// main
module main(
	input clk,
	input rst,
	input echo,
	input canal_serial_receptor,
	output canal_serial_transmisor,
	output servo1,
	output servo2,
	output servo3,
	output servo4,
	output servo5,
	output [7:0] leds,
	output trig,
	output [7:0] seg,
	output [3:0] an
    );
clock: 6.8 ns
lec_check: 0
cap_margin: 20
core_margin: 2
core_utilization: 71
gpl_timing_driven: 1
max_routing_layer: met5
place_density_lb_addon: 0.21
setup_slack_margin: 1.86
slew_margin: 20
run.sh (not shown) runs the stock make flow with config.mk's settings and CLKGATE_MAP_FILE=.
The starting point went through all stages and came out clean.
Then changed:
ABC_AREA = 1   (was unset)
CELL_PAD_IN_SITES_GLOBAL_PLACEMENT = 2   (was unset)
CORE_ASPECT_RATIO = 0.55   (was unset)
CORE_MARGIN = 3   (was 2)
CORE_UTILIZATION = 55   (was 71)
CTS_CLUSTER_DIAMETER = 233   (was unset)
CTS_CLUSTER_SIZE = 72   (was unset)
GPL_ROUTABILITY_DRIVEN = 0   (was unset)
GPL_TIMING_DRIVEN = 0   (was 1)
PLACE_DENSITY_LB_ADDON = 0.28   (was 0.21)
SETUP_SLACK_MARGIN = unset   (was 1.86)
TNS_END_PERCENT = 100   (was unset)
clock period = 10.0 ns   (was 6.8 ns; I/O delays follow)
Result:
- With this change the flow did not get past global placement without I/O (3_1_place_gp_skip_io) on FLW-0024
- synthesized cell count rises by 12%
- area after synthesis is lower by 0.53%
- die size goes up by 30%


## violet
Starting RTL as in the previous note.
==> flow/config.mk <==
export PLATFORM = sky130hd
export DESIGN_NAME = main
export DESIGN_NICKNAME = main
export VERILOG_FILES = /design/flow/design.v
export SDC_FILE = /design/flow/constraint.sdc
export NUM_CORES = 4
export LEC_CHECK = 0
export ABC_AREA = 1
export CAP_MARGIN = 20
export CELL_PAD_IN_SITES_GLOBAL_PLACEMENT = 2
export CORE_ASPECT_RATIO = 0.55
export CORE_MARGIN = 3
export CORE_UTILIZATION = 55
export CTS_CLUSTER_DIAMETER = 233
export CTS_CLUSTER_SIZE = 72
export MAX_ROUTING_LAYER = met4
export PLACE_DENSITY_LB_ADDON = 0.28
export SLEW_MARGIN = 20
export TNS_END_PERCENT = 100
==> flow/constraint.sdc <==
create_clock -name core_clock -period 10.0 [get_ports {clk}]
set_input_delay 2.0000 -clock core_clock [delete_from_list [all_inputs] [get_ports {clk}]]
set_output_delay 2.0000 -clock core_clock [all_outputs]
set_load 0.01 [all_outputs]
violet did not run to completion, as it errored out during global placement without I/O.
Here is what was changed in the inputs of umber compared with violet.
- a change of TNS_END_PERCENT from 100 to 85
- a deleted CTS_CLUSTER_DIAMETER that had been 233
- a deleted CORE_ASPECT_RATIO that had been 0.55
- an added PLACE_DENSITY of 0.66
- a deleted ABC_AREA that had been 1
- a change of CTS_CLUSTER_SIZE from 72 to 56
- a change of CAP_MARGIN from 20 to 30
- a change of CORE_MARGIN from 3 to 2
- a deleted PLACE_DENSITY_LB_ADDON that had been 0.28
- a change of CELL_PAD_IN_SITES_GLOBAL_PLACEMENT from 2 to 0
- a change of CORE_UTILIZATION from 55 to 72
- a change of SLEW_MARGIN from 20 to 25
- a change of the clock period (ns, I/O delays scaled along) from 10.0 to 4.2
Findings:
violet -> umber: floorplan core area decreased by more than 10%. Ran to the end and failed final checks on setup timing: umber. Share of the synthesized netlist area taken by xor and xnor gates (lower): violet. Of violet and umber, umber shows the higher floorplan utilization, with violet below it. On post-synthesis cell count: between violet and umber, it ends up lower for umber. Looking at chip area across both flows, umber is the stronger of the two, with violet trailing.
[inputs] yarrow vs umber
- SLEW_MARGIN now 20, was 25
- CTS_CLUSTER_SIZE now 14, was 56
- CAP_MARGIN now 20, was 30
- MAX_ROUTING_LAYER no longer set, was met4
- PLACE_DENSITY no longer set, was 0.66
- CELL_PAD_IN_SITES_GLOBAL_PLACEMENT no longer set, was 0
- TNS_END_PERCENT no longer set, was 85
- CORE_UTILIZATION now 66, was 72
- the clock period (ns, I/O delays scaled along) now 6.5, was 4.2
## What came out
umber ran in full, but the layout does not pass; the checks complain about setup timing.
yarrow: PASS, flow complete, no timing, DRC or antenna violations
Register area: yarrow vs umber — no meaningful difference
Comparing umber with yarrow, the area share of and-or/or-and cells after synthesis came out essentially unchanged.
In yarrow the combinational fraction of the cell area turned out 1.1 points higher than in umber.
yarrow vs. umber: worst hold slack across all endpoints went down by 0.0071 ns.
[compare] base=umber new=yarrow: area growth from synthesis to layout now smaller, final design area excluding fillers now smaller, worst slew margin relative to its limit now smaller, non-clock buffer count now smaller, floorplan row count now larger.
Setup changes, yarrow to lagoon
- a change of CORE_UTILIZATION from 66 to 72
- an added ABC_AREA of 1
- a change of SLEW_MARGIN from 20 to 5
- an added MAX_ROUTING_LAYER of met4
- a deleted CTS_CLUSTER_SIZE that had been 14
- an added CTS_CLUSTER_DIAMETER of 349
- an added SETUP_SLACK_MARGIN of 0.49
- a change of the clock period (ns, I/O delays scaled along) from 6.5 to 4.16
==> results <==
STATUS run=lagoon STAGES=ALL_DONE FINAL_CHECKS=FAILED CAUSE=setup timing
lagoon ended up with a higher via count of the first global-routing pass than yarrow did.
lagoon ended up with registers as its power group with the largest share; yarrow ended up with the clock network.
Placement-stage cell area, lagoon vs yarrow: up slightly
Sort yarrow and lagoon by starting density of the core asc -> top: yarrow
lagoon ended up with a higher relative slew slack than yarrow did.
The run with more setup slack is yarrow; lagoon has less.
Power is estimated from default activity; no workload was simulated.
